--- flow/design.v ---
module SP_wocg(
	clk,
	rst_n,
	in_valid,
	in_data,
	in_mode,
	out_valid,
	out_data
);
input clk, rst_n, in_valid;
input [2:0] in_mode;
input [8:0] in_data;
output reg out_valid;
output reg [8:0] out_data;
genvar idx;
integer i;
localparam IDLE = 4'b0000;
localparam INV  = 4'b0001;
localparam MUL  = 4'b0010;
localparam SORT = 4'b0100;
localparam SUM  = 4'b1000;
reg [3:0] cur_state,next_state;
reg [4:0] cnt;
reg [2:0] cnt_data;
reg [8:0] data_temp;
reg [10:0] data_sum [0:5]; 
reg [2:0] mode_r;
wire idle_state = cur_state == IDLE;
wire inv_in_valid  = cur_state[0] && cnt < 6;
wire mul_in_valid  = cur_state[1] && cnt < 6;
wire sort_in_valid = cur_state[2] && cnt < 6;
wire sum_in_valid  = cur_state[3] && cnt < 6;
wire inv_out_valid,mul_out_valid,sort_out_valid;
wire [8:0] inv_out_data,mul_out_data,sort_out_data;
wire [8:0] sum_mod_out_w;   
wire inv_done  = cur_state[0] && cnt == 'd18;
wire mul_done  = cur_state[1] && cnt == 'd12;
wire sort_done = cur_state[2] && cnt == 'd11;
reg  sum_done ;
wire mode0_cnt_flag = cur_state[3] && mode_r == 'd0 && cnt == 'd5;
always @(posedge clk or negedge rst_n) begin
	if (!rst_n) begin
		cur_state <= IDLE;
	end
	else begin
		cur_state <= next_state;
	end
end
always @(*) begin
	case(cur_state)
		IDLE : next_state = in_valid  ? in_mode[0] ? INV : in_mode[1] ? MUL : in_mode[2] ? SORT : SUM : IDLE;
		INV  : next_state = inv_done  ? mode_r[1] ? MUL : mode_r[2] ? SORT : SUM : INV;
		MUL  : next_state = mul_done  ? mode_r[2] ? SORT : SUM : MUL;
		SORT : next_state = sort_done ? SUM : SORT;
		SUM  : next_state = sum_done  ? IDLE : SUM;
		default : next_state = IDLE;
	endcase
end
always @(*) begin 
	if(cur_state[3]) begin
		if(mode_r == 'd0) sum_done = cnt == 'd12;
		else sum_done = cnt == 'd7;
	end
	else sum_done = 0;
end
always @(posedge clk or negedge rst_n) begin
	if (!rst_n) begin
		cnt <= 'd0;
	end
	else begin
		if(idle_state) cnt <= 'd0;
		else if(inv_done | mul_done | sort_done) cnt <= 'd0;
		else cnt <= cnt + 'd1;
	end
end
always @(posedge clk or negedge rst_n) begin
	if (!rst_n) begin
		cnt_data <= 'd0;
	end
	else begin
		if(inv_in_valid)  cnt_data <= cnt_data + 'd1;
		else if(mul_in_valid)  cnt_data <= cnt_data + 'd1;
		else if(sort_in_valid) cnt_data <= cnt_data + 'd1;
		else if(mode0_cnt_flag) cnt_data <= 'd1;
		else if(cur_state[3])  cnt_data <= cnt_data + 'd1;
		else if(inv_done | mul_done | sort_done | sum_done) cnt_data <= 'd0;
	end
end
always @(posedge clk or negedge rst_n) begin
	if (!rst_n) begin
		mode_r <= 'd0;
	end
	else if(in_valid && idle_state)begin
		mode_r <= in_mode;
	end
end
always @(posedge clk or negedge rst_n) begin
	if (!rst_n) begin
		data_temp <= 'd0;
	end
	else begin
		if(in_valid) data_temp <= in_data;
		else if(inv_out_valid)  data_temp <= inv_out_data;
		else if(mul_out_valid)  data_temp <= mul_out_data;
		else if(sort_out_valid) data_temp <= sort_out_data;
	end
end
always @(posedge clk or negedge rst_n) begin
	if (!rst_n) begin
		for(i=0;i<6;i=i+1) begin
			data_sum[i] <= 'd0;
		end
	end
	else begin
		if(inv_in_valid) begin
			data_sum[cnt_data] <= data_sum[cnt_data] + data_temp;   
		end
		else if(mul_in_valid)  begin 
			if(mode_r[0]) data_sum[cnt_data] <= data_sum[cnt_data] + data_temp;   
			else data_sum[cnt_data] <= data_sum[cnt_data] + (data_temp << 1);   
		end
		else if(sort_in_valid) begin
			if(mode_r[1:0] == 'd0) data_sum[cnt_data] <= (data_sum[cnt_data] + data_temp) + (data_temp << 1);   
			else if(mode_r[1]) data_sum[cnt_data] <= data_sum[cnt_data] + data_temp;  
			else data_sum[cnt_data] <= data_sum[cnt_data] + (data_temp << 1);  
		end
		else if(sum_in_valid)  begin
			if(mode_r[2:0] == 'd0) data_sum[cnt_data] <= data_sum[cnt_data] + (data_temp << 2);   
			else if(mode_r[2]) data_sum[cnt_data] <= data_sum[cnt_data] + data_temp;  
			else if(mode_r[1]) data_sum[cnt_data] <= data_sum[cnt_data] + (data_temp << 1);  
			else data_sum[cnt_data] <= (data_sum[cnt_data] + data_temp) + (data_temp << 1);  
		end
		else if(idle_state) begin
			for(i=0;i<6;i=i+1) begin
				data_sum[i] <= 'd0;
			end
		end
	end
end
always @(posedge clk or negedge rst_n) begin
	if (!rst_n) begin
		out_data <= 'd0;
	end
	else begin
		if(sum_done) out_data <= 'd0;
		else if(cur_state[3]) begin 
			if(mode_r == 'd0) out_data <= cnt > 'd5 ? sum_mod_out_w : 'd0;
			else out_data <= cnt > 'd0 ? sum_mod_out_w : 'd0;
		end
	end
end
always @(posedge clk or negedge rst_n) begin
	if (!rst_n) begin
		out_valid <= 0;
	end
	else begin
		if(sum_done) out_valid <= 0;
		else if(cur_state[3]) begin 
			if(mode_r == 'd0) out_valid <= cnt > 'd5 ? 1 : 0;
			else out_valid <= cnt > 'd0 ? 1 : 0;
		end
	end
end
Modular_Inv Inv_inst (.clk(clk),.rst_n(rst_n),.in_valid(inv_in_valid),.in_data(data_temp),.out_valid(inv_out_valid) ,.out_data(inv_out_data));
Modular_Mul Mul_inst (.clk(clk),.rst_n(rst_n),.in_valid(mul_in_valid),.in_data(data_temp),.out_valid(mul_out_valid) ,.out_data(mul_out_data));
Sort      Sort_inst (.clk(clk),.rst_n(rst_n),.in_valid(sort_in_valid),.in_data(data_temp),.out_valid(sort_out_valid),.out_data(sort_out_data));
Modular_509 U_inst_C(.in_data({7'd0,data_sum[cnt_data - 1]}),.out_data(sum_mod_out_w));
endmodule
module Modular_509(in_data,out_data);
parameter BIAS = 9'd509;
input [17:0] in_data;
output reg [8:0] out_data;
wire  [10:0] tmp = (in_data[8:0] + in_data[17:9]) + (in_data[17:9] << 1);
wire  [10:0] tmp_bias_509  = tmp - BIAS;
wire  [10:0] tmp_bias_1018 = tmp - (BIAS<<1);
wire  [10:0] tmp_bias_1527 = tmp - (BIAS<<1) - BIAS;
wire  [10:0] tmp_bias_2036 = tmp - (BIAS<<2);
always @(*) begin
	if(tmp < BIAS) out_data = tmp;
	else if(tmp_bias_509  < BIAS) out_data = tmp_bias_509 ;
	else if(tmp_bias_1018 < BIAS) out_data = tmp_bias_1018;
	else if(tmp_bias_1527 < BIAS) out_data = tmp_bias_1527;
	else out_data = tmp_bias_2036;
end
endmodule
module Modular_Inv(clk,rst_n,in_valid,in_data,out_valid,out_data);
input  [8:0] in_data;
input  clk,rst_n,in_valid;
output out_valid;
output [8:0] out_data;
localparam IDLE = 2'b00;
localparam CAL  = 2'b01;
localparam OUT  = 2'b10;
reg [1:0] cur_state,next_state;
reg [5:0] st_end_flag_r;
reg pulse;
reg [3:0] cnt;
reg [17:0] data_A_r[0:5],data_B_r[0:5];
wire cal_done = cnt == 'd12;
wire out_done = cnt == 'd5 && cur_state[1];
reg  [5:0] stall_flag_r;
wire  [8:0] modA_out_w[0:2];
wire  [8:0] modB_out_w[0:2];
reg  [17:0] modA_in_w [0:2];
reg  [17:0] modB_in_w [0:2];
wire [17:0] mulA_out_w[0:2];
wire [17:0] mulB_out_w[0:2];
reg   [8:0] mulA_in_w [0:2];
reg   [8:0] mulB_in_w [0:2];
genvar idx;
integer i;
assign out_valid = cur_state[1];
assign out_data = out_valid ? data_A_r[cnt] : 'd0;
always @(posedge clk or negedge rst_n) begin
	if (!rst_n) begin
		cur_state <= IDLE;
	end
	else begin
		cur_state <= next_state;
	end
end
always @(*) begin
	case(cur_state)
		IDLE:next_state = in_valid ? CAL : IDLE;
		CAL :next_state = cal_done ? OUT : CAL ;
		OUT :next_state = out_done ? IDLE: OUT ;
		default: next_state = IDLE;
	endcase
end
generate
	for(idx=0;idx<3;idx=idx+1) begin
		Modular_509 U_inst_A(.in_data(modA_in_w[idx]),.out_data(modA_out_w[idx]));
		Modular_509 U_inst_B(.in_data(modB_in_w[idx]),.out_data(modB_out_w[idx]));
	end
endgenerate
generate
	for(idx=0;idx<3;idx=idx+1) begin
		assign mulA_out_w[idx] =  mulA_in_w[idx] * mulB_in_w[idx];
		assign mulB_out_w[idx] =  mulB_in_w[idx] * mulB_in_w[idx];
	end
endgenerate
always @(*) begin 
	for(i=0;i<3;i=i+1) begin
		if(pulse)
			mulA_in_w[i] = data_A_r[2*i];
		else
			mulA_in_w[i] = data_A_r[2*i+1];
	end
end
always @(*) begin 
	for(i=0;i<3;i=i+1) begin
		if(pulse)
			mulB_in_w[i] = data_B_r[2*i];
		else
			mulB_in_w[i] = data_B_r[2*i+1];
	end
end
always @(*) begin 
	for(i=0;i<3;i=i+1) begin
		if(!pulse)
			modA_in_w[i] = data_A_r[2*i];
		else
			modA_in_w[i] = data_A_r[2*i+1];
	end
end
always @(*) begin 
	for(i=0;i<3;i=i+1) begin
		if(!pulse)
			modB_in_w[i] = data_B_r[2*i];
		else
			modB_in_w[i] = data_B_r[2*i+1];
	end
end
always @(posedge clk or negedge rst_n) begin
	if (!rst_n) begin
		cnt <= 'd0;
	end
	else begin
		if(in_valid) cnt <= cnt + 'd1;
		else if(cal_done | out_done) cnt <= 'd0;
		else if(cur_state[1]) cnt <= cnt + 'd1;
		else if(pulse) cnt <= cnt + 'd1;
	end
end
always @(posedge clk or negedge rst_n) begin
	if (!rst_n) begin
		stall_flag_r <= 'd0;
	end
	else begin
		if(cnt == 'd3 && cur_state[0]) stall_flag_r <= 6'b000001;
		else if(cnt == 'd4 && cur_state[0]) stall_flag_r <= 6'b000011;
		else stall_flag_r <= stall_flag_r << 1;
	end
end
always @(posedge clk or negedge rst_n) begin
	if (!rst_n) begin
		pulse <= 0;
	end
	else begin
		if(out_done) pulse <= 0;
		else if(cur_state[0] | cur_state[1]) pulse <= ~pulse;
	end
end
always @(posedge clk or negedge rst_n) begin
	if (!rst_n) begin
		st_end_flag_r <= 'd0;
	end
	else begin
		if(in_valid) st_end_flag_r[cnt] <= 1;
		else if(cur_state[1]) st_end_flag_r[cnt] <= 0;
	end
end
always @(posedge clk or negedge rst_n) begin
	if (!rst_n) begin
		for(i=0;i<6;i=i+1) begin
			data_A_r[i] <= 'd0;
		end
	end
	else begin
		for(i=0;i<6;i=i+2) begin  
			if(in_valid && cnt == i)  data_A_r[i] <= in_data;
			else if(stall_flag_r[i])  data_A_r[i] <= data_A_r[i];
			else if(st_end_flag_r[i]) data_A_r[i] <= !pulse ? modA_out_w[i>>1] : mulA_out_w[i>>1];
			else data_A_r[i] <= 'd0;
		end
		for(i=1;i<6;i=i+2) begin  
			if(in_valid && cnt == i)  data_A_r[i] <= in_data;
			else if(stall_flag_r[i])  data_A_r[i] <= data_A_r[i];
			else if(st_end_flag_r[i]) data_A_r[i] <= !pulse ? mulA_out_w[i>>1] : modA_out_w[i>>1];
			else data_A_r[i] <= 'd0;
		end
	end
end
always @(posedge clk or negedge rst_n) begin
	if (!rst_n) begin
		for(i=0;i<6;i=i+1) begin
			data_B_r[i] <= 'd0;
		end
	end
	else begin
		for(i=0;i<6;i=i+2) begin  
			if(in_valid && cnt == i) data_B_r[i] <= in_data*in_data;
			else if(st_end_flag_r[i]) data_B_r[i] <= !pulse ? modB_out_w[i>>1] : mulB_out_w[i>>1] ;
			else data_B_r[i] <= 'd0;
		end
		for(i=1;i<6;i=i+2) begin  
			if(in_valid && cnt == i) data_B_r[i] <= in_data*in_data;
			else if(st_end_flag_r[i]) data_B_r[i] <= !pulse ? mulB_out_w[i>>1] : modB_out_w[i>>1];
			else data_B_r[i] <= 'd0;
		end
	end
end
endmodule
module Modular_Mul(clk,rst_n,in_valid,in_data,out_valid,out_data);
input  [8:0] in_data;
input  clk,rst_n,in_valid;
output out_valid;
output [8:0] out_data;
localparam IDLE = 2'b00;
localparam CAL  = 2'b01;
localparam OUT  = 2'b10;
reg [1:0] cur_state,next_state;
reg [3:0] cnt;
reg [8:0] b_r[0:5];
reg [8:0] tmp_mod_r;
reg [8:0] tmp1_r;
reg [8:0] tmp2_r;
reg [8:0] tmp3_r;
reg [8:0] tmp4_r;
reg [17:0] tmp_r;
genvar idx;
integer i;
wire [8:0] mod_out_w;
reg  [8:0] in_mul_A_w,in_mul_B_w;
Modular_509 U_inst_C(.in_data(tmp_r),.out_data(mod_out_w));
assign out_valid = cur_state[1];
assign out_data  = out_valid ? tmp_mod_r : 'd0;
always @(posedge clk or negedge rst_n) begin
	if (!rst_n) begin
		cur_state <= IDLE;
	end
	else begin
		cur_state <= next_state;
	end
end
always @(*) begin
	case(cur_state)
		IDLE:next_state = in_valid ? CAL : IDLE;
		CAL :next_state = cnt == 'd10 ? OUT : CAL ;
		OUT :next_state = cnt == 'd0 ? IDLE: OUT ;
		default: next_state = IDLE;
	endcase
end
always @(*) begin
	if(in_valid) begin
		in_mul_A_w = b_r[0];
	end
	else begin
		case(cnt)
			'd5 :in_mul_A_w = b_r[0];
			'd6 :in_mul_A_w = tmp_mod_r;
			'd7 :in_mul_A_w = tmp2_r;
			'd8 :in_mul_A_w = tmp1_r;
			'd9 :in_mul_A_w = b_r[0];
			'd10:in_mul_A_w = b_r[1];
			'd11:in_mul_A_w = b_r[2];
			'd12:in_mul_A_w = b_r[3];
			'd13:in_mul_A_w = b_r[4];
			'd14:in_mul_A_w = b_r[5];
			default:in_mul_A_w = 'd0;
		endcase
	end
end
always @(*) begin
	if(in_valid) begin
		in_mul_B_w = in_data;
	end
	else begin
		case(cnt)
			'd5 :in_mul_B_w = b_r[5];
			'd6 :in_mul_B_w = tmp4_r;
			'd7 :in_mul_B_w = tmp4_r;
			'd8 :in_mul_B_w = tmp4_r;
			'd9 :in_mul_B_w = tmp_mod_r;
			'd10:in_mul_B_w = tmp_mod_r;
			'd11:in_mul_B_w = tmp3_r;
			'd12:in_mul_B_w = tmp3_r;
			'd13:in_mul_B_w = tmp1_r;
			'd14:in_mul_B_w = tmp2_r;
			default:in_mul_B_w = 'd0;
		endcase
	end
end
always @(posedge clk or negedge rst_n) begin
	if (!rst_n) begin
		cnt <= 'd0;
	end
	else begin
		if(cur_state[0] | cur_state[1]) cnt <= cnt + 'd1; 
		else if(cur_state == IDLE) cnt <= 'd0;
	end
end
always @(posedge clk or negedge rst_n) begin
	if (!rst_n) begin
		for(i=0;i<6;i=i+1) begin
			b_r[i] <= 'd0;
		end
	end
	else begin
		if(in_valid) begin
			for(i=0;i<5;i=i+1) begin
				b_r[0] <= in_data;
				b_r[i+1] <= b_r[i];
			end
		end
	end
end
always @(posedge clk or negedge rst_n) begin
	if (!rst_n) begin
		tmp_r <= 'd0;
	end
	else begin
		tmp_r <= in_mul_A_w * in_mul_B_w;
	end
end
always @(posedge clk or negedge rst_n) begin
	if (!rst_n) begin
		tmp_mod_r <= 'd0;
	end
	else begin
		tmp_mod_r <= mod_out_w;
	end
end
always @(posedge clk or negedge rst_n) begin
	if (!rst_n) begin
		tmp1_r <= 'd0;
	end
	else begin
		tmp1_r <= cur_state[1] ? tmp1_r : tmp_mod_r;
	end
end
always @(posedge clk or negedge rst_n) begin
	if (!rst_n) begin
		tmp2_r <= 'd0;
	end
	else begin
		tmp2_r <= cur_state[1] ? tmp2_r : tmp1_r;
	end
end
always @(posedge clk or negedge rst_n) begin
	if (!rst_n) begin
		tmp3_r <= 'd0;
	end
	else begin
		tmp3_r <= cur_state[1] ? tmp3_r : tmp2_r;
	end
end
always @(posedge clk or negedge rst_n) begin
	if (!rst_n) begin
		tmp4_r <= 'd0;
	end
	else begin
		tmp4_r <= tmp3_r;
	end
end
endmodule
module Sort(clk,rst_n,in_valid,in_data,out_valid,out_data);
input  [8:0] in_data;
input  clk,rst_n,in_valid;
output out_valid;
output [8:0] out_data;
integer i;
reg [8:0] data_r[0:5];
reg [4:0] st_flag_r;
reg [1:0] cur_state,next_state;
localparam IDLE = 2'b00;
localparam RD   = 2'b01;
localparam SORT = 2'b10;
localparam OUT  = 2'b11;
wire sort_done = st_flag_r == 'd1 && cur_state == SORT;
wire rd_done = st_flag_r[0] && cur_state == RD;
wire out_done = st_flag_r == 0 && cur_state == OUT;
assign out_valid = cur_state == OUT;
assign out_data  = out_valid ? data_r[5] : 'd0;
always @(posedge clk or negedge rst_n) begin
	if (!rst_n) begin
		cur_state <= IDLE;
	end
	else begin
		cur_state <= next_state;
	end
end
always @(*) begin
	case(cur_state)
		IDLE:next_state = in_valid  ? RD   : IDLE;
		RD  :next_state = rd_done   ? SORT : RD  ;
		SORT:next_state = sort_done ? OUT  : SORT;
		OUT: next_state = out_done  ? IDLE : OUT ;
		default: next_state = IDLE;
	endcase
end
always @(posedge clk or negedge rst_n) begin
	if (!rst_n) begin
		st_flag_r <= 'd0;
	end
	else if (cur_state == IDLE || sort_done) begin
		st_flag_r <= 'b10000;
	end
	else if(rd_done) begin
		st_flag_r <= 'b10101;
	end
	else begin
		st_flag_r <= st_flag_r >> 1;
	end
end
always @(posedge clk or negedge rst_n) begin
	if (!rst_n) begin
		for(i=0;i<6;i=i+1) begin
			data_r[i] <= 'd0;
		end
	end
	else begin
		if(in_valid) begin
			if(in_data > data_r[0]) begin
				data_r[0] <= in_data;
				data_r[1] <= data_r[0];
				data_r[2] <= data_r[1];
				data_r[3] <= data_r[2];
				data_r[4] <= data_r[3];
				data_r[5] <= data_r[4];
			end
			else begin
				data_r[1] <= in_data;
				data_r[2] <= data_r[1];
				data_r[3] <= data_r[2];
				data_r[4] <= data_r[3];
				data_r[5] <= data_r[4];
			end
		end
		else if(cur_state == SORT && st_flag_r[0]) begin   
      		for(i=1;i<5;i=i+2)
      		begin
      		  data_r[i  ] <= (data_r[i] < data_r[i+1]) ? data_r[i+1] : data_r[i  ];
      		  data_r[i+1] <= (data_r[i] < data_r[i+1]) ? data_r[i  ] : data_r[i+1];
      		end
		end
		else if(cur_state == SORT && !st_flag_r[0]) begin
      		for(i=2;i<5;i=i+2)
      		begin
      		  data_r[i  ] <= (data_r[i] < data_r[i+1]) ? data_r[i+1] : data_r[i  ];
      		  data_r[i+1] <= (data_r[i] < data_r[i+1]) ? data_r[i  ] : data_r[i+1];
      		end
		end
		else if(cur_state == OUT) begin
      		for(i=0;i<5;i=i+1)
      		begin
      		  data_r[i+1] <= data_r[i];
      		end
		end
		else if(cur_state == IDLE) begin
			for(i=0;i<6;i=i+1) begin
				data_r[i] <= 'd0;
			end
		end
	end
end
endmodule
--- flow/run.sh ---
#!/bin/bash
# the make line also repeats each setting of config.mk as NAME=value (left out here)
make -C /OpenROAD-flow-scripts/flow DESIGN_CONFIG=/design/flow/config.mk WORK_HOME=/design/flow/orfs CLKGATE_MAP_FILE= finish
--- flow/config.mk ---
export PLATFORM = sky130hd
export DESIGN_NAME = SP_wocg
export DESIGN_NICKNAME = SP_wocg
export VERILOG_FILES = /design/flow/design.v
export SDC_FILE = /design/flow/constraint.sdc
export NUM_CORES = 4
export LEC_CHECK = 0
export CAP_MARGIN = 10
export CELL_PAD_IN_SITES_GLOBAL_PLACEMENT = 0
export CORE_MARGIN = 2
export CORE_UTILIZATION = 59
export SLEW_MARGIN = 20
export SYNTH_MEMORY_MAX_BITS = 16384
--- flow/constraint.sdc ---
create_clock -name core_clock -period 5.85 [get_ports {clk}]
set_input_delay 1.1700 -clock core_clock [delete_from_list [all_inputs] [get_ports {clk}]]
set_output_delay 1.1700 -clock core_clock [all_outputs]
set_load 0.01 [all_outputs]
==> results_slide.txt, run 1 <==
Flow Results at a Glance

Power
  • Internal power: 19.3 mW
  • Clock-net power: 4.36 mW
  • Top pwr grp: combinational cells
  • Register share of total power: 14.1%
  • Clk network pwr share: 10.8%
  • Worst vdd ir: 875 uV
  • P_leak: 34.1 nW
  • Switching power: 21.1 mW
  • Sw Ratio: 52.2%
  • Seq. pwr: 5.70 mW
  • PwrDens: 564 nW/um^2
  • Power share of the combinational group: 75.1%
  • Combinational power: 30.3 mW

Drt
  • Total Routed Length: 190 mm
  • Vias/cell: 6.26
  • Max Used Layer: met5
  • DR iter-0 viols: 5211
  • Vias: 55374
  • First-pass DRT Iterations: 8
  • Wl on met1: 77.8 mm
  • WL per Instance: 21.4 um
  • Met3 WL post-DR: 13.9 mm
  • # DRC: 0
  • Post-route ant nets: 0
  • Routed wl met2: 88.2 mm

Worst setup path
  • Required @ worst endpoint: 6430 ps
  • Crit path depth: 22
  • Startpoint types: flop
  • R2R Path Start: Inv_inst.pulse$_DFFE_PN0P_
  • CP max stage cell: or4_4
  • Buf+Inv Stages, Crit Path: 7
  • Crit Path Category: flop to flop
  • CP endpoint: Inv_inst.data_B_r[0][3]$_DFF_PN0_
  • Top delay family on crit path: AND-OR/OR-AND gates
  • Reg2reg end: Inv_inst.data_B_r[0][3]$_DFF_PN0_
  • Largest stage delay, worst path: 540 ps
  • Reg2Reg Depth: 22
  • Worst-path fanout max: 6
  • Cell mode on critical path: buf_6
  • CP Cell Sequence: buf_6 > buf_12 > buf_8 > mux2_4 > fa_1 > ha_4 > fa_2 > buf_6 > a211o_4 > a211o_1 > a2111oi_4 > nand3b_4 > buf_6 > xnor2_1 > or4_4 > buf_6 > buf_4 > o311ai_2 > o21ai_1 > a21o_1 > a21oi_1 > a221o_1
  • Critical Path AT: 6460 ps
  • Critical path origin: Inv_inst.pulse$_DFFE_PN0P_
  • Reg2Reg Setup Slack: -20 ps
  • Worst Setup End Kind: flop

Logic synthesis
  • Post-synth top area share: 21.8%
  • Post-synth EDFFs: 0
  • Synthesis area per yosys: 59700 sq um
  • Top FF cell, synth: dfrtp_1
  • Synth cell types: 122
  • Post-Synth AOI/OAI Area: 20.7%
  • Seq share, synth: 21.8%
  • Nets at Floorplan: 7824
  • XOR Share, Synth: 4.26%
  • Cell total in the yosys stat output: 6860
  • Top-count cell post-synth: nand2_1
  • Mapped Avg Cell Area: 8.70 sq um
  • Simple Share, Synth: 15.2%
  • Synth warnings: 14
  • Flops out of synthesis: 521
  • Cell type with the largest total area: dfrtp_1
  • Gate Count Post-Synth: 6860
  • Top post-synthesis cells by count: 739 x nand2_1, 694 x inv_1, 589 x nor2_1, 536 x ha_1, 520 x dfrtp_1
  • Main logic family: adder cells
  • Synthesized area: 59700 sq um
  • Adder Area Share: 25.1%
  • Biggest area cells: dfrtp_1 22%, fa_1 14%, ha_1 11%
  • Share of flip-flops with an asynchronous set or reset: 100%
  • Multiplexer share: 6.45%

Job
  • Stage-log warning count: 116
  • Max_cap viols: 0

Clock tree
  • CTS clk-pin slew, worst paths: 60 ps
  • Clk root buf: clkbuf_16
  • Late-Pin Clk Latency: 660 ps
  • CTS tree: built
  • Clock Tree Buf Depth: 3
  • Cts hold-fix bufs: 0
  • Clock H-tree levels: 3
  • Num CTS Buffers: 66
  • Clock sinks: 521

Global route
  • Vias in the first global route: 53802
  • Largest net degree at the start of global routing: 127
  • First-pass GRT wire length: 296 mm
  • Gr ovfl total: 0
  • Initial antenna violation count: 1
  • Tot GR Track Use: 35.7%

Hold path
  • Hold Path End: Mul_inst.tmp4_r[8]$_DFF_PN0_
  • Hold Path Class: flop to flop
  • Hold Path Depth: 0
  • Hold_sp: Mul_inst.tmp3_r[8]$_DFFE_PN0N_

Final timing
  • Slew Limit Fails: 0
  • Fin Hold WS: 404 ps
  • Tcrit/Tclk final: 100%
  • Minimum clock period: 5870 ps
  • Setup violations, final: 2
  • Max Clk Rate: 170 MHz
  • Final Hold Violation Tally: 0
  • RSZ-0062 raised after global routing: true
  • Worst-Margin Slew: 1260 ps
  • Slew headroom: 15.8%
  • Final setup margin: -21.7 ps
  • Worst clock skew: 23.4 ps

Cells and area
  • Fill count: 7832
  • Fin cells: 8840
  • Logic area: 44900 sq um
  • Fin nets: 8455
  • Sequential cell area: 13000 sq um
  • Area Growth Syn to Fin: 19.9%

Floorplanning
  • Die x size: 322 um
  • Row count: 116
  • Fp util: 59.6%
  • Chip height: 322 um
  • Die footprint: 104000 sq um
  • Core area: 100000 sq um
  • IO Pins: 25

Place
  • Dpl ws: -445 ps
  • GP Congestion: 0.974
  • Placed Cells: 8624
  • Port Buffers: 24
  • Post-detail-place hpwl: 143 mm

Run status
  • Status: complete, but fails checks
  • Violated checks: negative setup slack
[routing by layer]
metal	vias up	track usage, %
li1	25461	-
met1	27107	47.4
met2	2285	57.7
met3	519	5.82
met4	2	15.7
met5	-	0
[timing repair]
| item | in CTS | in global routing |
|---|---|---|
| setup buffers | 20 | 71 |
| gates cloned | 0 | 6 |
| pin swaps | 26 | 220 |
| resized | 85 | 420 |
| setup endpoints to repair | 91 | 170 |
| endpoints found under the hold margin | 0 | 0 |
[per-stage QoR]
stage | utilization, % | total power, mW | cell area [sq um] | TNS (ps)
floorplan | - | 23.1 | 59900 | 0
global placement | 66.2 | 32.9 | 66300 | -2250
detailed placement | 66.2 | 33.4 | 66300 | -4230
CTS | 69.0 | 38.5 | 69100 | -39.7
global route | 71.5 | 43.2 | 71600 | -3720
finish | 71.5 | 40.4 | 71600 | -42.8
[cell type report]
type | instances | share of cell area (%)
flip-flops and latches | 521 | 18.2
clock inverters | 22 | 0.419
clock buffers | 95 | 2.78
well taps | 1298 | 2.27
repair buffers | 858 | 9.77
multi-input cells | 5332 | 62.8
inverters | 712 | 3.77
diodes | 2 | 0.00699
==> inputs of run 2 (changes only) <==
Settings changed: CELL_PAD_IN_SITES_GLOBAL_PLACEMENT 0 to 1, CORE_UTILIZATION 59 to 63, SETUP_SLACK_MARGIN set to -0.47.
Clock period 5.85 ns to 4.6 ns, I/O delays scaled along.
==> run 2 against run 1 <==
Against the previous run: highest routed layer unchanged; clock power increased by 27%; worst hold slack got worse by 250 ps; synthesized area unchanged; sequential share of layout area fell by 2.5 points; fmax decreased by 13%; setup slack got worse by 2100 ps; via count grew 23%; global-route usage increased by 11 points; synthesized cell count did not move; critical path depth rose by 5; still fails the layout checks on negative setup slack; combinational power up 69%.
==> results_slide.txt, run 2 <==
Flow Results at a Glance

Logic synthesis
  • Mapped Avg Cell Area: 8.70 sq um
  • Main logic family: adder cells
  • Flops out of synthesis: 521
  • Synth warnings: 14
  • Biggest area cells: dfrtp_1 22%, fa_1 14%, ha_1 11%
  • Top-count cell post-synth: nand2_1
  • Nets at Floorplan: 7824
  • Seq share, synth: 21.8%
  • Top FF cell, synth: dfrtp_1
  • Gate Count Post-Synth: 6860
  • Synth cell types: 122
  • Cell total in the yosys stat output: 6860
  • Simple Share, Synth: 15.2%
  • Post-Synth AOI/OAI Area: 20.7%
  • Cell type with the largest total area: dfrtp_1
  • XOR Share, Synth: 4.26%
  • Adder Area Share: 25.1%
  • Multiplexer share: 6.45%
  • Synthesis area per yosys: 59700 sq um
  • Synthesized area: 59700 sq um
  • Top post-synthesis cells by count: 739 x nand2_1, 694 x inv_1, 589 x nor2_1, 536 x ha_1, 520 x dfrtp_1
  • Post-synth EDFFs: 0
  • Post-synth top area share: 21.8%
  • Share of flip-flops with an asynchronous set or reset: 100%

Worst setup path
  • Worst-path fanout max: 6
  • CP max stage cell: o22ai_1
  • Startpoint types: flop
  • Worst Setup End Kind: flop
  • Reg2reg end: Inv_inst.data_B_r[4][17]$_DFF_PN0_
  • Crit path depth: 27
  • Critical path origin: Inv_inst.pulse$_DFFE_PN0P_
  • Critical Path AT: 7260 ps
  • Top delay family on crit path: AND-OR/OR-AND gates
  • CP endpoint: Inv_inst.data_B_r[4][17]$_DFF_PN0_
  • Crit Path Category: flop to flop
  • Reg2Reg Depth: 27
  • Largest stage delay, worst path: 820 ps
  • R2R Path Start: Inv_inst.pulse$_DFFE_PN0P_
  • Reg2Reg Setup Slack: -2160 ps
  • Required @ worst endpoint: 5100 ps
  • Buf+Inv Stages, Crit Path: 8

Drt
  • Vias/cell: 6.89
  • Total Routed Length: 261 mm
  • First-pass DRT Iterations: 15
  • Post-route ant nets: 0
  • # DRC: 0
  • WL per Instance: 26.4 um
  • Vias: 68017
  • DR iter-0 viols: 11137

Clock tree
  • CTS tree: built
  • Clk root buf: clkbuf_16
  • Num CTS Buffers: 59
  • CTS clk-pin slew, worst paths: 80 ps
  • Clock sinks: 521
  • Late-Pin Clk Latency: 740 ps
  • Clock H-tree levels: 2
  • Cts hold-fix bufs: 0
  • Clock Tree Buf Depth: 3

Floorplanning
  • IO Pins: 25
  • Core area: 93600 sq um
  • Die footprint: 97300 sq um
  • Die x size: 312 um
  • Row count: 112
  • Chip height: 312 um
  • Fp util: 63.8%

Place
  • Placed Cells: 9497
  • Post-detail-place hpwl: 159 mm
  • Dpl ws: -1420 ps
  • GP Congestion: 1.02
  • Port Buffers: 24

Final timing
  • Final setup margin: -2160 ps
  • Setup violations, final: 284
  • Worst clock skew: 45.8 ps
  • RSZ-0062 raised after global routing: true
  • Max Clk Rate: 148 MHz
  • Slew Limit Fails: 0
  • Fin Hold WS: 155 ps
  • Worst-Margin Slew: 1290 ps
  • Final setup TNS: -287350 ps
  • Tcrit/Tclk final: 147%
  • Slew headroom: 14.0%
  • Final Hold Violation Tally: 0
  • Minimum clock period: 6760 ps

Power
  • Clk network pwr share: 8.7%
  • P_leak: 40.1 nW
  • Register share of total power: 11.2%
  • Clock-net power: 5.55 mW
  • Switching power: 32.9 mW
  • Combinational power: 51.2 mW
  • Seq. pwr: 7.18 mW
  • Sw Ratio: 51.4%
  • Power share of the combinational group: 80.1%
  • PwrDens: 772 nW/um^2
  • Internal power: 31.0 mW
  • Top pwr grp: combinational cells
  • Worst vdd ir: 1680 uV

Cells and area
  • Logic area: 47800 sq um
  • Post-route core utilization: 88.5%
  • Sequential cell area: 13000 sq um
  • Fin nets: 9518
  • Area Growth Syn to Fin: 38.7%
  • Fill count: 4450
  • Fin cells: 9869

Global route
  • Gr ovfl total: 0
  • Largest net degree at the start of global routing: 114
  • Tot GR Track Use: 46.9%
  • Initial antenna violation count: 22
  • First-pass GRT wire length: 365 mm
  • Vias in the first global route: 66731

Job
  • Max_cap viols: 0
  • Stage-log warning count: 112

Run status
  • Violated checks: negative setup slack
  • Status: complete, but fails checks

Hold path
  • Hold Path Class: input port to async pin
[run 2: what timing repair did]
item | 4_1_cts | 5_1_grt
buffers inserted | 203 | 89
setup endpoints to repair | 221 | 273
pin swaps | 332 | 190
gates cloned | 11 | 0
gates resized | 628 | 250
[run 2: area by class of cell]
class,instances,area share [%]
inverter,712,3.31
antenna,13,0.0393
tap,1254,1.89
sequential,521,15.8
timing repair buffer,1927,18.7
clock inverter,38,0.632
clock buffer,71,1.96
multi-input combinational,5333,57.7
[run 2: stage by stage]
| step | power, mW | area (sq um) |
|---|---|---|
| floorplan | 30.6 | 61800 |
| global placement | 47.8 | 74500 |
| detailed placement | 49.3 | 74500 |
| CTS | 57.8 | 81000 |
| global route | 66.3 | 82800 |
| finish | 63.9 | 82800 |
[run 2: per-layer routing]
layer / part of all wire [%] / wire length, um / GRT usage, %
met4: 9.9 / 25900 / 31.2
met2: 43 / 112000 / 73.9
met3: 14 / 36600 / 12.6
met5: 0.12 / 305 / 0.543
met1: 33 / 86200 / 56.3
==> inputs of run 3 (changes only) <==
Settings changed: CAP_MARGIN 10 to 20, CELL_PAD_IN_SITES_GLOBAL_PLACEMENT 1 to unset, CORE_ASPECT_RATIO set to 1.88, CORE_UTILIZATION 63 to 38, CTS_CLUSTER_SIZE set to 20, PLACE_DENSITY_LB_ADDON set to 0.07, SETUP_SLACK_MARGIN -0.47 to -0.16, SLEW_MARGIN 20 to 25.
Clock period 4.6 ns to 10.6 ns, I/O delays scaled along.
==> run 3 against run 2 <==
Against the previous run: register-to-register slack better by 5000 ps; highest routed layer is now met4; design area decreased by 22%; combinational power down 71%; largest cell class unchanged; global-route usage is 20 points lower; critical endpoint is now Inv_inst.data_B_r[5][2]$_DFF_PN0_; die area up 65%; the run now finishes clean; first-iteration DRC count shrank 68%.
==> results_slide.txt, run 3 <==
Flow Results at a Glance

Run status
  • Status: timing/DRC/antenna clean

Floorplanning
  • IO Pins: 25
  • Core area: 156000 sq um
  • Die x size: 293 um
  • Die footprint: 160000 sq um
  • Fp util: 38.3%
  • Chip height: 548 um
  • Row count: 199

Drt
  • Post-route ant nets: 0
  • WL per Instance: 24.8 um
  • Vias: 52014
  • First-pass DRT Iterations: 10
  • DR iter-0 viols: 3526
  • Vias/cell: 5.89
  • Total Routed Length: 219 mm
  • # DRC: 0

Power
  • PwrDens: 316 nW/um^2
  • Seq. pwr: 3.18 mW
  • Worst vdd ir: 606 uV
  • Power share of the combinational group: 73.0%
  • Top pwr grp: combinational cells
  • Tot Pwr: 20.3 mW
  • Internal power: 8.97 mW
  • Combinational power: 14.8 mW
  • Switching power: 11.3 mW
  • Clk network pwr share: 11.3%
  • P_leak: 30.2 nW
  • Sw Ratio: 55.8%
  • Clock-net power: 2.31 mW
  • Register share of total power: 15.7%

Final timing
  • Tcrit/Tclk final: 73.0%
  • RSZ-0062 raised after global routing: false
  • Fin Hold WS: 402 ps
  • Worst-Margin Slew: 1110 ps
  • Slew Limit Fails: 0
  • Minimum clock period: 7740 ps
  • Slew headroom: 25.7%
  • Final Hold Violation Tally: 0
  • Final setup TNS: 0 ps
  • Max Clk Rate: 129 MHz
  • Setup violations, final: 0
  • Worst clock skew: 35.3 ps

Hold path
  • Hold_sp: Mul_inst.tmp3_r[7]$_DFFE_PN0N_
  • Hold Path Depth: 0
  • Hold Path End: Mul_inst.tmp4_r[7]$_DFF_PN0_
  • Hold Path Class: flop to flop

Place
  • Placement Cell Area: 62300 sq um
  • GP Congestion: 0.931
  • Post-detail-place hpwl: 177 mm
  • Port Buffers: 24

Logic synthesis
  • Nets at Floorplan: 7824
  • Top-count cell post-synth: nand2_1
  • Synth warnings: 14
  • Cell type with the largest total area: dfrtp_1
  • Seq share, synth: 21.8%
  • Post-synth top area share: 21.8%
  • Synth cell types: 122
  • Top FF cell, synth: dfrtp_1
  • Mapped Avg Cell Area: 8.70 sq um
  • Post-Synth AOI/OAI Area: 20.7%
  • Synthesis area per yosys: 59700 sq um
  • Share of flip-flops with an asynchronous set or reset: 100%
  • Adder Area Share: 25.1%
  • Simple Share, Synth: 15.2%
  • Gate Count Post-Synth: 6860
  • Synthesized area: 59700 sq um
  • Flops out of synthesis: 521
  • Multiplexer share: 6.45%
  • Top post-synthesis cells by count: 739 x nand2_1, 694 x inv_1, 589 x nor2_1, 536 x ha_1, 520 x dfrtp_1
  • Cell total in the yosys stat output: 6860
  • Main logic family: adder cells
  • XOR Share, Synth: 4.26%
  • Biggest area cells: dfrtp_1 22%, fa_1 14%, ha_1 11%
  • Post-synth EDFFs: 0

Worst setup path
  • Required @ worst endpoint: 11160 ps
  • Buf+Inv Stages, Crit Path: 2
  • CP Cell Sequence: buf_4 > mux2_2 > fa_1 > ha_1 > fa_1 > inv_1 > ha_1 > a21oi_1 > a21oi_1 > a211oi_1 > a22oi_1 > a2111o_1 > and3_1 > nor4_4 > and2_1 > mux2_2 > a22oi_1 > o21ai_0 > o21ai_0
  • R2R Path Start: Inv_inst.pulse$_DFFE_PN0P_
  • Reg2Reg Depth: 19
  • Critical path origin: Inv_inst.pulse$_DFFE_PN0P_
  • Top delay family on crit path: AND-OR/OR-AND gates
  • Worst-path fanout max: 43
  • Reg2Reg Setup Slack: 2860 ps
  • Critical Path AT: 8300 ps
  • Startpoint types: flop
  • Crit Path Category: flop to flop
  • Worst Setup End Kind: flop
  • Reg2reg end: Inv_inst.data_B_r[5][2]$_DFF_PN0_
  • Largest stage delay, worst path: 880 ps
  • CP max stage cell: fa_1
  • CP endpoint: Inv_inst.data_B_r[5][2]$_DFF_PN0_
  • Crit path depth: 19

Cells and area
  • Post-route core utilization: 41.3%
  • Final instance area: 64400 sq um
  • Area Growth Syn to Fin: 7.87%
  • Fill count: 15809
  • Fin nets: 7729

Clock tree
  • CTS clk-pin slew, worst paths: 70 ps
  • Clock H-tree levels: 2
  • Clock Tree Buf Depth: 3
  • Cts hold-fix bufs: 0
  • Late-Pin Clk Latency: 700 ps
  • Clock sinks: 521
  • Clk root buf: clkbuf_16
  • CTS tree: built
  • Postcts setup bufs: 0
  • Num CTS Buffers: 58
  • Resized cells post-CTS: 0

Global route
  • Initial antenna violation count: 2
  • Largest net degree at the start of global routing: 143
  • Tot GR Track Use: 27.0%
  • Gr ovfl total: 0
  • First-pass GRT wire length: 331 mm
  • Vias in the first global route: 54628

Job
  • Max_cap viols: 0
  • Stage-log warning count: 109
## run 3: metal layers
| layer | wire [um] | global-route usage (%) | vias up |
|---|---|---|---|
| met3 | 6190 | 2.22 | 627 |
| met4 | 16400 | 17.5 | 0 |
| met5 | 0 | 0 | - |
| met1 | 71300 | 24.7 | 25980 |
| met2 | 125000 | 55.4 | 1396 |
| li1 | - | - | 24011 |
## run 3: area by class of cell
cell class | instances | area [sq um] | area share (%)
Antenna cell | 2 | 5.00 | 0.00777
Clock buffer | 76 | 1590 | 2.47
Clock inverter | 32 | 508 | 0.789
Inverter | 712 | 2670 | 4.15
Multi-Input combinational cell | 5331 | 42900 | 66.6
Sequential cell | 521 | 13000 | 20.3
Tap cell | 2010 | 2510 | 3.90
Timing Repair Buffer | 141 | 1170 | 1.82
## run 3: per-stage QoR
stage	instances	worst slack [ps]
after global routing	8824	2420
after floorplan	6860	3890
final	8825	2860
after global placement	8715	3090
after CTS	8823	2920
after detailed placement	8715	2980
==> inputs of run 4 (changes only) <==
Settings changed: CORE_ASPECT_RATIO 1.88 to unset, CORE_UTILIZATION 38 to 56, CTS_CLUSTER_SIZE 20 to unset, PLACE_DENSITY_LB_ADDON 0.07 to unset, SETUP_SLACK_MARGIN -0.16 to unset, SLEW_MARGIN 25 to 20.
Clock period 10.6 ns to 2.68 ns, I/O delays scaled along.
==> run 4 against run 3 <==
Against the previous run: now fails the layout checks on negative setup slack; combinational power rose to 6.6 times the previous value; largest power group unchanged; clock power rose to 4.0 times the previous value; highest routed layer is now met5; sequential power rose to 3.7 times the previous value.
==> results_slide.txt, run 4 <==
Flow Results at a Glance

Run status
  • Status: complete, but fails checks
  • Violated checks: negative setup slack

Final timing
  • Slew Limit Fails: 0
  • Final setup TNS: -837530 ps
  • Final Hold Violation Tally: 0
  • RSZ-0062 raised after global routing: true
  • Minimum clock period: 5940 ps
  • Max Clk Rate: 168 MHz
  • Final setup margin: -3260 ps
  • Setup violations, final: 376
  • Worst-Margin Slew: 1050 ps
  • Fin Hold WS: 423 ps
  • Worst clock skew: 28.6 ps
  • Tcrit/Tclk final: 222%
  • Slew headroom: 29.7%

Floorplanning
  • Core area: 106000 sq um
  • Row count: 119
  • Fp util: 56.6%
  • Die footprint: 109000 sq um
  • IO Pins: 25
  • Die x size: 331 um
  • Chip height: 331 um

Global route
  • Tot GR Track Use: 39.0%
  • Vias in the first global route: 63476
  • Largest net degree at the start of global routing: 72
  • First-pass GRT wire length: 339 mm
  • Gr ovfl total: 0
  • Initial antenna violation count: 4

Cells and area
  • Fin cells: 10450
  • Area Growth Syn to Fin: 49.2%
  • Sequential cell area: 13000 sq um
  • Post-route core utilization: 84.4%
  • Fill count: 6086
  • Final instance area: 89100 sq um
  • Logic area: 50000 sq um
  • Fin nets: 9971

Worst setup path
  • Crit Path Category: flop to flop
  • R2R Path Start: Inv_inst.pulse$_DFFE_PN0P_
  • Reg2Reg Depth: 27
  • Startpoint types: flop
  • Critical path origin: Inv_inst.pulse$_DFFE_PN0P_
  • Cell mode on critical path: buf_12
  • CP endpoint: Inv_inst.data_A_r[5][16]$_DFFE_PN0P_
  • CP max stage cell: fa_1
  • Required @ worst endpoint: 3240 ps
  • Worst Setup End Kind: flop
  • Buf+Inv Stages, Crit Path: 8
  • Reg2reg end: Inv_inst.data_A_r[5][16]$_DFFE_PN0P_
  • Crit path depth: 27
  • Critical Path AT: 6500 ps
  • Largest stage delay, worst path: 540 ps
  • Reg2Reg Setup Slack: -3260 ps
  • Worst-path fanout max: 7
  • Top delay family on crit path: adder cells

Clock tree
  • Clock sinks: 521
  • Late-Pin Clk Latency: 690 ps
  • CTS clk-pin slew, worst paths: 60 ps
  • CTS tree: built
  • Clock Tree Buf Depth: 3
  • Clk root buf: clkbuf_16
  • Clock H-tree levels: 2
  • Num CTS Buffers: 61

Logic synthesis
  • Multiplexer share: 6.45%
  • Synthesis area per yosys: 59700 sq um
  • Nets at Floorplan: 7824
  • Post-synth top area share: 21.8%
  • Top-count cell post-synth: nand2_1
  • XOR Share, Synth: 4.26%
  • Biggest area cells: dfrtp_1 22%, fa_1 14%, ha_1 11%
  • Synth warnings: 14
  • Gate Count Post-Synth: 6860
  • Simple Share, Synth: 15.2%
  • Mapped Avg Cell Area: 8.70 sq um
  • Main logic family: adder cells
  • Post-Synth AOI/OAI Area: 20.7%
  • Cell total in the yosys stat output: 6860
  • Synth cell types: 122
  • Share of flip-flops with an asynchronous set or reset: 100%
  • Top FF cell, synth: dfrtp_1
  • Flops out of synthesis: 521
  • Top post-synthesis cells by count: 739 x nand2_1, 694 x inv_1, 589 x nor2_1, 536 x ha_1, 520 x dfrtp_1
  • Adder Area Share: 25.1%
  • Cell type with the largest total area: dfrtp_1
  • Synthesized area: 59700 sq um
  • Seq share, synth: 21.8%
  • Post-synth EDFFs: 0

Job
  • Max_cap viols: 0
  • Stage-log warning count: 108

Power
  • Internal power: 61.3 mW
  • Worst vdd ir: 4110 uV
  • Seq. pwr: 11.7 mW
  • PwrDens: 1330 nW/um^2
  • Power share of the combinational group: 82.3%
  • Switching power: 57.4 mW
  • Tot Pwr: 119 mW
  • Register share of total power: 9.9%
  • Top pwr grp: combinational cells
  • P_leak: 43.2 nW
  • Combinational power: 97.8 mW
  • Sw Ratio: 48.4%
  • Clk network pwr share: 7.8%
  • Clock-net power: 9.28 mW

Drt
  • DR iter-0 viols: 5873
  • Vias/cell: 6.14
  • Post-route ant nets: 0
  • WL per Instance: 22.2 um
  • First-pass DRT Iterations: 9
  • Vias: 64112
  • Total Routed Length: 232 mm
  • # DRC: 0

Place
  • Placed Cells: 10005
  • Port Buffers: 24
  • Placement Cell Area: 77600 sq um
  • Dpl ws: -3290 ps
  • GP Congestion: 0.998
  • Post-detail-place hpwl: 164 mm

Hold path
  • Hold Path Depth: 0
  • Hold Path Class: flop to flop
  • Hold_sp: Mul_inst.tmp3_r[8]$_DFFE_PN0N_
  • Hold Path End: Mul_inst.tmp4_r[8]$_DFF_PN0_
run 4: area by class of cell:
cell class                 count  share of cell area (%)
inverter                     712                    3.09
clock inverter                35                   0.520
timing repair buffer        2379                    21.8
sequential                   521                    14.6
clock buffer                  79                    1.94
multi-input combinational   5332                    56.1
tap                         1391                    1.95
antenna                        1                 0.00281
run 4: what timing repair did:
item,4_1_cts,5_1_grt
gates cloned,10,2
hold buffers,1,0
setup endpoints to repair,376,379
pin swaps,333,544
hold endpoints to repair,51,0
setup buffers,206,181
gates resized,579,880
run 4: metal layers:
metal,track usage [%],routed length [um],up-vias
li1,-,-,28507
met3,5.99,18300,958
met5,0,23,-
met1,49.3,87600,31467
met2,65.0,111000,3176
met4,19.7,15100,4
==> inputs of run 5 (changes only) <==
Settings changed: CAP_MARGIN 20 to 40, CORE_UTILIZATION 56 to 70, CTS_CLUSTER_SIZE set to 31.
Clock period 2.68 ns to 5.29 ns, I/O delays scaled along.
==> run 5 against run 4 <==
Against the previous run: synthesized cell count unchanged; synthesized area unchanged; die area decreased by 20%; the run now fails in global routing (5_1_grt).
==> results_slide.txt, run 5 <==
Run Summary

Run status
  • Status: stopped before the end
  • Last stage reached: global routing (5_1_grt)
  • First Err: [ERROR GRT-0232] Routing congestion too high. Check the congestion heatmap in the GUI.

Logic synthesis
  • Simple Share, Synth: 15.2%
  • Synth warnings: 14
  • Top FF cell, synth: dfrtp_1
  • Synthesized area: 59700 sq um
  • Synthesis area per yosys: 59700 sq um
  • Share of flip-flops with an asynchronous set or reset: 100%
  • Top post-synthesis cells by count: 739 x nand2_1, 694 x inv_1, 589 x nor2_1, 536 x ha_1, 520 x dfrtp_1
  • Mapped Avg Cell Area: 8.70 sq um
  • Post-Synth AOI/OAI Area: 20.7%
  • Post-synth EDFFs: 0
  • Gate Count Post-Synth: 6860
  • Multiplexer share: 6.45%
  • Seq share, synth: 21.8%
  • Cell total in the yosys stat output: 6860
  • Main logic family: adder cells
  • Post-synth top area share: 21.8%
  • Cell type with the largest total area: dfrtp_1
  • Biggest area cells: dfrtp_1 22%, fa_1 14%, ha_1 11%
  • Adder Area Share: 25.1%
  • XOR Share, Synth: 4.26%
  • Flops out of synthesis: 521
  • Synth cell types: 122
  • Nets at Floorplan: 7824
  • Top-count cell post-synth: nand2_1

Floorplanning
  • Core area: 84900 sq um
  • Fp util: 70.4%
  • Die footprint: 87700 sq um
  • IO Pins: 25
  • Row count: 107
  • Die x size: 296 um
  • Chip height: 296 um

Clock tree
  • Cts hold-fix bufs: 0
  • Clk root buf: clkbuf_16
  • Num CTS Buffers: 60
  • Clock sinks: 521
  • Clock H-tree levels: 2
  • Clock Tree Buf Depth: 3

Global route
  • Gr ovfl total: 403
  • Tot GR Track Use: 84.9%

Place
  • Port Buffers: 24
  • GP Congestion: 0.992
  • Post-detail-place hpwl: 157 mm
  • Placement Cell Area: 70200 sq um
==> run 5: metal layers <==
metal / global-route usage (%) / overflow
met1: 84.2 / 15
met2: 96.3 / 183
met3: 74.8 / 38
met4: 86.1 / 165
met5: 50.2 / 2
==> run 5: metrics by stage <==
stage               worst slack [ps]  cells  TNS [ps]  total power [mW]
floorplan                       -233   6860     -6590              26.5
global placement                -493   8856    -36810              38.5
detailed placement              -740   8868    -60500              40.3
CTS                             -528   9109    -40420              47.1
==> run 5: timing repair <==
| item | CTS |
|---|---|
| gates cloned | 7 |
| pin swaps | 180 |
| resized | 380 |
| endpoints found under the setup margin | 224 |
| buffers inserted | 127 |
==> inputs of run 6 (changes only) <==
Settings changed: CAP_MARGIN 40 to 20, CORE_UTILIZATION 70 to 72, CTS_CLUSTER_DIAMETER set to 33, CTS_CLUSTER_SIZE 31 to unset, PLACE_DENSITY_LB_ADDON set to 0.25, SETUP_SLACK_MARGIN set to 0.95.
Clock period 5.29 ns to 3.22 ns, I/O delays scaled along.
==> run 6 against run 5 <==
Against the previous run: the flow stops in clock tree synthesis (4_1_cts); synthesized cell count did not move; die area fell by 2.7%; synthesized area did not move.
==> results_slide.txt, run 6 <==
Run Summary

Logic synthesis
  • XOR Share, Synth: 4.26%
  • Post-Synth AOI/OAI Area: 20.7%
  • Cell total in the yosys stat output: 6860
  • Flops out of synthesis: 521
  • Top post-synthesis cells by count: 739 x nand2_1, 694 x inv_1, 589 x nor2_1, 536 x ha_1, 520 x dfrtp_1
  • Synthesis area per yosys: 59700 sq um
  • Synth cell types: 122
  • Post-synth top area share: 21.8%
  • Top-count cell post-synth: nand2_1
  • Synth warnings: 14
  • Seq share, synth: 21.8%
  • Nets at Floorplan: 7824
  • Adder Area Share: 25.1%
  • Main logic family: adder cells
  • Multiplexer share: 6.45%
  • Mapped Avg Cell Area: 8.70 sq um
  • Simple Share, Synth: 15.2%
  • Gate Count Post-Synth: 6860
  • Cell type with the largest total area: dfrtp_1
  • Share of flip-flops with an asynchronous set or reset: 100%
  • Top FF cell, synth: dfrtp_1
  • Biggest area cells: dfrtp_1 22%, fa_1 14%, ha_1 11%
  • Synthesized area: 59700 sq um
  • Post-synth EDFFs: 0

Floorplanning
  • Die footprint: 85300 sq um
  • Row count: 105
  • Chip height: 292 um
  • Core area: 82100 sq um
  • Fp util: 72.7%
  • IO Pins: 25
  • Die x size: 292 um

Place
  • Post-detail-place hpwl: 209 mm
  • GP Congestion: 1.08
  • Port Buffers: 24
  • Placed Cells: 9492

Run status
  • Last stage reached: clock tree synthesis (4_1_cts)
  • First Err: [ERROR DPL-0038] Utilization greater than 100%, impossible to legalize
  • Status: stopped before the end
run 6: through the flow:
step	hold WS, ps	total power [mW]	setup WS, ps	instance area (sq um)	setup TNS (ps)
after global placement	394	70.8	-2440	75600	-600820
after floorplan	348	43.8	-2300	61800	-551830
after detailed placement	396	78.2	-3120	75600	-712250
==> inputs of run 7 (changes only) <==
Settings changed: CORE_UTILIZATION 72 to 40, CTS_CLUSTER_DIAMETER 33 to unset, PLACE_DENSITY_LB_ADDON 0.25 to unset, SETUP_SLACK_MARGIN 0.95 to 0.38.
Clock period 3.22 ns to 7.58 ns, I/O delays scaled along.
==> run 7 against run 6 <==
Against the previous run: now clean on timing, DRC and antenna; synthesized cell count is the same; synthesized area is the same; die area grew 79%.
==> results_slide.txt, run 7 <==
Flow Results at a Glance

Final timing
  • Tcrit/Tclk final: 90.4%
  • Minimum clock period: 6850 ps
  • Setup violations, final: 0
  • Worst-Margin Slew: 1270 ps
  • Final Hold Violation Tally: 0
  • Fin Hold WS: 412 ps
  • RSZ-0062 raised after global routing: false
  • Slew headroom: 14.3%
  • Final setup TNS: 0 ps
  • Slew Limit Fails: 0
  • Final setup margin: 727 ps
  • Worst clock skew: 74.1 ps
  • Max Clk Rate: 146 MHz

Power
  • Top pwr grp: combinational cells
  • P_leak: 30.4 nW
  • Combinational power: 21.1 mW
  • Clk network pwr share: 10.8%
  • Power share of the combinational group: 73.8%
  • Clock-net power: 3.09 mW
  • Seq. pwr: 4.40 mW
  • Switching power: 16.0 mW
  • Sw Ratio: 55.8%
  • Worst vdd ir: 639 uV
  • Register share of total power: 15.4%
  • PwrDens: 443 nW/um^2
  • Internal power: 12.7 mW

Logic synthesis
  • Mapped Avg Cell Area: 8.70 sq um
  • Main logic family: adder cells
  • Top-count cell post-synth: nand2_1
  • Adder Area Share: 25.1%
  • Seq share, synth: 21.8%
  • XOR Share, Synth: 4.26%
  • Post-synth top area share: 21.8%
  • Flops out of synthesis: 521
  • Nets at Floorplan: 7824
  • Synth warnings: 14
  • Top post-synthesis cells by count: 739 x nand2_1, 694 x inv_1, 589 x nor2_1, 536 x ha_1, 520 x dfrtp_1
  • Post-synth EDFFs: 0
  • Cell total in the yosys stat output: 6860
  • Gate Count Post-Synth: 6860
  • Top FF cell, synth: dfrtp_1
  • Post-Synth AOI/OAI Area: 20.7%
  • Share of flip-flops with an asynchronous set or reset: 100%
  • Synthesis area per yosys: 59700 sq um
  • Simple Share, Synth: 15.2%
  • Multiplexer share: 6.45%
  • Cell type with the largest total area: dfrtp_1
  • Biggest area cells: dfrtp_1 22%, fa_1 14%, ha_1 11%
  • Synthesized area: 59700 sq um
  • Synth cell types: 122

Worst setup path
  • Worst-path fanout max: 24
  • R2R Path Start: Inv_inst.pulse$_DFFE_PN0P_
  • CP Cell Sequence: buf_4 > mux2_2 > fa_1 > ha_1 > fa_1 > inv_1 > ha_1 > xnor2_1 > nor3_1 > nand3_1 > a2111o_1 > and3_1 > or4_1 > buf_4 > mux2i_1 > a22oi_1 > o221ai_1 > a221o_1
  • Critical path origin: Inv_inst.pulse$_DFFE_PN0P_
  • CP endpoint: Inv_inst.data_B_r[0][2]$_DFF_PN0_
  • Top delay family on crit path: adder cells
  • CP max stage cell: fa_1
  • Worst Setup End Kind: flop
  • Reg2reg end: Inv_inst.data_B_r[0][2]$_DFF_PN0_
  • Reg2Reg Setup Slack: 730 ps
  • Crit path depth: 18
  • Largest stage delay, worst path: 730 ps
  • Crit Path Category: flop to flop
  • Reg2Reg Depth: 18
  • Buf+Inv Stages, Crit Path: 3
  • Startpoint types: flop
  • Critical Path AT: 7440 ps
  • Required @ worst endpoint: 8170 ps

Floorplanning
  • Die x size: 390 um
  • IO Pins: 25
  • Core area: 148000 sq um
  • Chip height: 390 um
  • Row count: 141
  • Fp util: 40.3%
  • Die footprint: 152000 sq um

Place
  • GP Congestion: 0.954
  • Post-detail-place hpwl: 143 mm
  • Dpl ws: 434 ps
  • Placed Cells: 8671
  • Port Buffers: 24

Cells and area
  • Fin nets: 7773
  • Logic area: 42900 sq um
  • Area Growth Syn to Fin: 8.27%
  • Fin cells: 8789
  • Fill count: 14494
  • Sequential cell area: 13000 sq um

Drt
  • Total Routed Length: 185 mm
  • First-pass DRT Iterations: 9
  • # DRC: 0
  • WL per Instance: 21.0 um
  • Vias/cell: 5.89
  • Diodes inserted: 0
  • DR iter-0 viols: 4964
  • Post-route ant nets: 0
  • Vias: 51808

Global route
  • Tot GR Track Use: 23.9%
  • First-pass GRT wire length: 293 mm
  • Initial antenna violation count: 3
  • Gr ovfl total: 0
  • Largest net degree at the start of global routing: 166
  • Vias in the first global route: 51108

Hold path
  • Hold Path Depth: 0
  • Hold_sp: Mul_inst.tmp3_r[8]$_DFFE_PN0N_
  • Hold Path End: Mul_inst.tmp4_r[8]$_DFF_PN0_
  • Hold Path Class: flop to flop

Clock tree
  • Clock Tree Buf Depth: 3
  • Clock sinks: 521
  • Cts hold-fix bufs: 0
  • Clock H-tree levels: 2
  • Late-Pin Clk Latency: 710 ps
  • CTS tree: built
  • CTS clk-pin slew, worst paths: 60 ps
  • Num CTS Buffers: 61
  • Clk root buf: clkbuf_16

Run status
  • Status: timing/DRC/antenna clean

Job
  • Stage-log warning count: 107
  • Max_cap viols: 0
==> run 7: layout make-up <==
| class | instances | area share [%] |
|---|---|---|
| Clock inverter | 26 | 0.493 |
| Inverter | 712 | 4.14 |
| Clock buffer | 87 | 2.74 |
| Multi-Input combinational cell | 5331 | 66.4 |
| Tap cell | 1930 | 3.73 |
| Timing Repair Buffer | 182 | 2.35 |
| Sequential cell | 521 | 20.2 |
==> run 7: metrics by stage <==
step | cell area, sq um | total power [mW] | util (%)
floorplan | 59700 | 17.7 | -
global placement | 62400 | 24.6 | 42.2
CTS | 64500 | 28.2 | 43.6
detailed placement | 62500 | 24.9 | 42.2
global route | 64700 | 30.8 | 43.7
finish | 64700 | 28.6 | 43.7
==> run 7: metal layers <==
| layer | vias to the layer above | global-route usage [%] | share of wire, % |
|---|---|---|---|
| li1 | 24105 | - | - |
| met1 | 25667 | 34.3 | 46 |
| met2 | 1733 | 38.0 | 45 |
| met3 | 299 | 2.65 | 6.1 |
| met4 | 4 | 7.07 | 3.1 |
| met5 | - | 0 | 0.015 |
==> run 7: what timing repair did <==
action | 4_1_cts | 5_1_grt
resized | 0 | 10
endpoints found under the setup margin | 0 | 103
buffers inserted | 0 | 5
endpoints found under the hold margin | 0 | 0
==> inputs of run 8 (changes only) <==
Settings changed: CORE_UTILIZATION 40 to 72, CTS_CLUSTER_DIAMETER set to 376, PLACE_DENSITY set to 0.4, SETUP_SLACK_MARGIN 0.38 to unset.
Clock period 7.58 ns to 4.97 ns, I/O delays scaled along.
==> run 8 against run 7 <==
Against the previous run: the run now fails in global routing (5_1_grt); synthesized area unchanged; synthesized cell count unchanged; die area decreased by 44%.
==> results_slide.txt, run 8 <==
Run Summary

Floorplanning
  • Die footprint: 85300 sq um
  • Row count: 105
  • Die x size: 292 um
  • IO Pins: 25
  • Fp util: 72.7%
  • Chip height: 292 um
  • Core area: 82100 sq um

Clock tree
  • Clock sinks: 521
  • Clk root buf: clkbuf_16
  • Cts hold-fix bufs: 0
  • Clock Tree Buf Depth: 3
  • Num CTS Buffers: 57
  • Clock H-tree levels: 2

Logic synthesis
  • Top-count cell post-synth: nand2_1
  • Synth warnings: 14
  • Top post-synthesis cells by count: 739 x nand2_1, 694 x inv_1, 589 x nor2_1, 536 x ha_1, 520 x dfrtp_1
  • Gate Count Post-Synth: 6860
  • Synthesized area: 59700 sq um
  • Flops out of synthesis: 521
  • Top FF cell, synth: dfrtp_1
  • Biggest area cells: dfrtp_1 22%, fa_1 14%, ha_1 11%
  • Adder Area Share: 25.1%
  • Multiplexer share: 6.45%
  • Mapped Avg Cell Area: 8.70 sq um
  • Main logic family: adder cells
  • XOR Share, Synth: 4.26%
  • Nets at Floorplan: 7824
  • Post-synth EDFFs: 0
  • Synthesis area per yosys: 59700 sq um
  • Cell type with the largest total area: dfrtp_1
  • Post-synth top area share: 21.8%
  • Simple Share, Synth: 15.2%
  • Seq share, synth: 21.8%
  • Post-Synth AOI/OAI Area: 20.7%
  • Share of flip-flops with an asynchronous set or reset: 100%
  • Synth cell types: 122
  • Cell total in the yosys stat output: 6860

Global route
  • Gr ovfl total: 238
  • Tot GR Track Use: 82.4%

Place
  • Port Buffers: 24
  • Post-detail-place hpwl: 173 mm
  • Placed Cells: 9141
  • GP Congestion: 1.03
  • Dpl ws: -1080 ps

Run status
  • First Err: [ERROR GRT-0116] Global routing finished with congestion. Check the congestion regions in the DRC Viewer.
  • Status: stopped before the end
  • Last stage reached: global routing (5_1_grt)
-- run 8: per-stage QoR --
stage	TNS, ps	util, %	cell area (sq um)	total power, mW
after floorplan	-50590	-	61800	28.4
after global placement	-88370	88.8	72900	42.6
after detailed placement	-137140	88.8	72900	45.2
after CTS	-161330	93.2	76500	52.8
-- run 8: what timing repair did --
action | CTS
gates cloned | 3
resized | 190
endpoints found under the setup margin | 283
setup buffers | 69
pin swaps | 71
-- run 8: metal layers --
metal / GRT usage (%) / GRT overflow
met1: 82.3 / 6
met2: 95.8 / 112
met3: 70.3 / 14
met4: 82.0 / 106
met5: 44.2 / 0
==> inputs of run 9 (changes only) <==
Settings changed: CAP_MARGIN 20 to 10, CELL_PAD_IN_SITES_GLOBAL_PLACEMENT set to 1, CORE_UTILIZATION 72 to 69, CTS_CLUSTER_DIAMETER 376 to 326, CTS_CLUSTER_SIZE set to 72, PLACE_DENSITY 0.4 to 0.37, SETUP_SLACK_MARGIN set to -0.45.
Clock period 4.97 ns to 6.64 ns, I/O delays scaled along.
==> run 9 against run 8 <==
Against the previous run: the flow stops in global placement without I/O (3_1_place_gp_skip_io); synthesized cell count unchanged; synthesized area unchanged; die area up 4.3%.
==> results_slide.txt, run 9 <==
Run Summary

Logic synthesis
  • Share of flip-flops with an asynchronous set or reset: 100%
  • Post-Synth AOI/OAI Area: 20.7%
  • Nets at Floorplan: 7824
  • Synthesis area per yosys: 59700 sq um
  • Top-count cell post-synth: nand2_1
  • Flops out of synthesis: 521
  • Gate Count Post-Synth: 6860
  • Seq share, synth: 21.8%
  • Top FF cell, synth: dfrtp_1
  • XOR Share, Synth: 4.26%
  • Mapped Avg Cell Area: 8.70 sq um
  • Post-synth EDFFs: 0
  • Cell total in the yosys stat output: 6860
  • Biggest area cells: dfrtp_1 22%, fa_1 14%, ha_1 11%
  • Adder Area Share: 25.1%
  • Post-synth top area share: 21.8%
  • Synth cell types: 122
  • Simple Share, Synth: 15.2%
  • Top post-synthesis cells by count: 739 x nand2_1, 694 x inv_1, 589 x nor2_1, 536 x ha_1, 520 x dfrtp_1
  • Main logic family: adder cells
  • Synthesized area: 59700 sq um
  • Synth warnings: 14
  • Cell type with the largest total area: dfrtp_1
  • Multiplexer share: 6.45%

Run status
  • Status: stopped before the end
  • Last stage reached: global placement without I/O (3_1_place_gp_skip_io)
  • First Err: [ERROR GPL-0301] Utilization 100.766 % exceeds 100%.

Floorplanning
  • Die footprint: 88900 sq um
  • Chip height: 298 um
  • Core area: 85400 sq um
  • Fp util: 69.9%
  • Row count: 107
  • Die x size: 298 um
Power and IR drop assume default switching activity.
